Setup of run A:
==> flow/design.v (excerpt) <==
module main(clk, buttons, init_cells, leds, rgb, cols, rows);
Settings: LEC_CHECK=0, CAP_MARGIN=20, CORE_MARGIN=2, CORE_UTILIZATION=72, CTS_CLUSTER_DIAMETER=80, CTS_CLUSTER_SIZE=47, SETUP_SLACK_MARGIN=0.79, SLEW_MARGIN=20; clock period 3.24 ns.
run.sh (not shown) runs the stock make flow with config.mk's settings and CLKGATE_MAP_FILE=.
Run A: DPL-0038 in global routing -> run aborted
Setup changes, run A to run B
- changing CORE_UTILIZATION from 72 to 64
- removing CTS_CLUSTER_SIZE (formerly 47)
- removing SETUP_SLACK_MARGIN (formerly 0.79)
- removing CTS_CLUSTER_DIAMETER (formerly 80)
- changing the clock period (ns, I/O delays scaled along) from 3.24 to 5.42
Run B completed every stage of the flow, and the final layout passed the timing, DRC and antenna checks. Synthesized cell count came out exactly the same in run A and run B. Summary: with run A as the reference, die outline width in run B moved up by a few percent. Diff run A -> run B | cell count after placement | decrease of 46. Compare run A and run B | last weighted congestion value of the routability-driven placer lower: run B. The core area in run A is 0.904 times that in run B. Comparing run A with run B, the number of buffers inserted by port buffering came out essentially unchanged. Effective utilization at floorplan delta for run B relative to run A: 7.0 points lower. The lower total number of placement rows came out of run A. Diff run B..run A | area share of xor/xnor cells in the synthesized design | negligible. Cmp run A and run B / placed wire-length estimate / lower: run B. Die outline height (run B / run A): 1.06.
[inputs] run C vs run B
- a change of CORE_UTILIZATION from 64 to 65
- a change of the clock period (ns, I/O delays scaled along) from 5.42 to 5.4
==> results <==
Run C against run B: sequential share of layout area essentially unchanged; die extent in y decreased 1.1 um.
Input-level comparison between run D and run C:
- a change of CORE_UTILIZATION from 65 to 40
- an added PLACE_DENSITY of 0.6
- a change of the clock period (ns, I/O delays scaled along) from 5.4 to 4.51
Run D | status: complete | timing, DRC, antenna: pass
Between run C and run D, the global-route wire length before repair is higher for run D.
Looking at minimum setup slack after placement across both flows, run D is the weaker of the two, with run C ahead.
Setup changes, run D to run E
- setting CORE_ASPECT_RATIO to 1.19 for the first time
- changing CORE_MARGIN from 2 to 4
- removing PLACE_DENSITY (formerly 0.6)
- changing the clock period (ns, I/O delays scaled along) from 4.51 to 7.0
Between run D and run E, the wire length per cell figures differ only marginally. Data arrival time of the critical path: run E vs run D up 0.24 ns. The total detailed-routing wirelength in run E sits 0.69% below the value recorded for run D. The post-layout worst setup margin number comes out lower for run D vs run E. Compared run E against run D; clock insertion delay at the later pin of the skew report within noise.
#### Input delta (run F over run E)
- ABC_AREA: unset -> 1
- SETUP_SLACK_MARGIN: unset -> -0.69
- SLEW_MARGIN: 20 -> 0
- CORE_ASPECT_RATIO: 1.19 -> unset
- CORE_MARGIN: 4 -> 2
- CELL_PAD_IN_SITES_GLOBAL_PLACEMENT: unset -> 2
- HOLD_SLACK_MARGIN: unset -> -0.1
- CTS_CLUSTER_DIAMETER: unset -> 379
- PLACE_DENSITY_LB_ADDON: unset -> 0.03
- CTS_CLUSTER_SIZE: unset -> 13
## What came out
~same fraction of area in clock buffers and inverters in run E and run F. Run F vs run E — total die size dropped by a few percent. Longest individual stage delay on the worst path: run F < run E. Run F closes out successfully: all stages finished, all timing, DRC and antenna checks passed. Run E reached the end of the flow, and the finished layout is clean on the timing, DRC and antenna checks. Inserted tap cell count of run F exceeds that of run E slightly. The synthesized instance count of run F is higher than that of run E. | global-route usage over all layers | run F vs run E | 2.4 points higher |. Delta(number of inserted filler cells in the final layout, run F - run E) > 0.

* * *

run 1:
main again, from the RTL that the note above started with.
export LEC_CHECK = 0
export ABC_AREA = 1
export CAP_MARGIN = 20
export CORE_ASPECT_RATIO = 0.5
export CORE_MARGIN = 2
export CORE_UTILIZATION = 69
export CTS_CLUSTER_DIAMETER = 373
export CTS_CLUSTER_SIZE = 98
export PLACE_DENSITY = 0.4
export SETUP_SLACK_MARGIN = 0.22
export SLEW_MARGIN = 20
export TNS_END_PERCENT = 5
create_clock -name core_clock -period 2.53 [get_ports {clk}]
Run 1 finished every stage; the final checks, however, were not passed, the failures being negative setup slack.
### run 1 -> run 2
Settings: CORE_UTILIZATION now 70, was 69; CTS_CLUSTER_SIZE no longer set, was 98; PLACE_DENSITY now 0.6, was 0.4; CTS_CLUSTER_DIAMETER no longer set, was 373; ABC_AREA no longer set, was 1; CORE_ASPECT_RATIO no longer set, was 0.5; SETUP_SLACK_MARGIN no longer set, was 0.22; TNS_END_PERCENT no longer set, was 5; the clock period (ns, I/O delays scaled along) now 4.51, was 2.53.
==> comparison <==
- Going from run 1 to run 2, count of plain and timing-repair buffers decreased by about 60% relative to the old numbers, Yosys chip area increased by about 0.5% relative to the old numbers, cell area decreased by about 10% relative to the old numbers, flip-flop count closely matched the old numbers, final worst-path cycle share decreased by 35 points relative to the old numbers.
- Re transition time of the tightest slew-check pin: run 2 is 0.52 ns up on run 1.
- Adder and majority cell fraction of the synthesized area (higher): run 1
- The flow did not stop early for run 2: all stages ran, and the layout cleared the timing, DRC and antenna checks.
Setup changes, run 2 to run 3
Settings: clearing PLACE_DENSITY, which used to be 0.6; putting CTS_CLUSTER_SIZE at 41 where nothing was set; swapping 4.51 for 3.28 in the clock period (ns, I/O delays scaled along).
==> results <==
- Changes observed in run 3 relative to run 2: number of gates on the worst path with buffers counted increased 1; required time of the critical path decreased 0.99 ns.
- Compared to run 2, the routing of run 3 uses more wire.
- Changes observed in run 3 relative to run 2: global-route wire length before repair saw an increase.
- ~same final routed DRC violation total in run 2 and run 3
- Diff run 2 -> run 3: register share after synthesis roughly the same; clock tree buffer count of the final layout higher.
For run 4, these inputs were changed with respect to run 3:
Settings: CTS_CLUSTER_DIAMETER now 62, previously not set; CAP_MARGIN now 10, was 20; the clock period (ns, I/O delays scaled along) now 2.62, was 3.28.
### Flow results
- Run 4: it failed during 5_1_grt, and the tool reported DPL-0038.
- Of run 4 and run 3, the lower total instance count after detailed placement belongs to run 3.
- Run 4 and run 3 ended up with roughly the same area share of xor/xnor cells in the synthesized design.
- Taking run 3 as the reference, in run 4 setup slack at placement dropped 0.57 ns, count of cell types in the netlist barely changed.
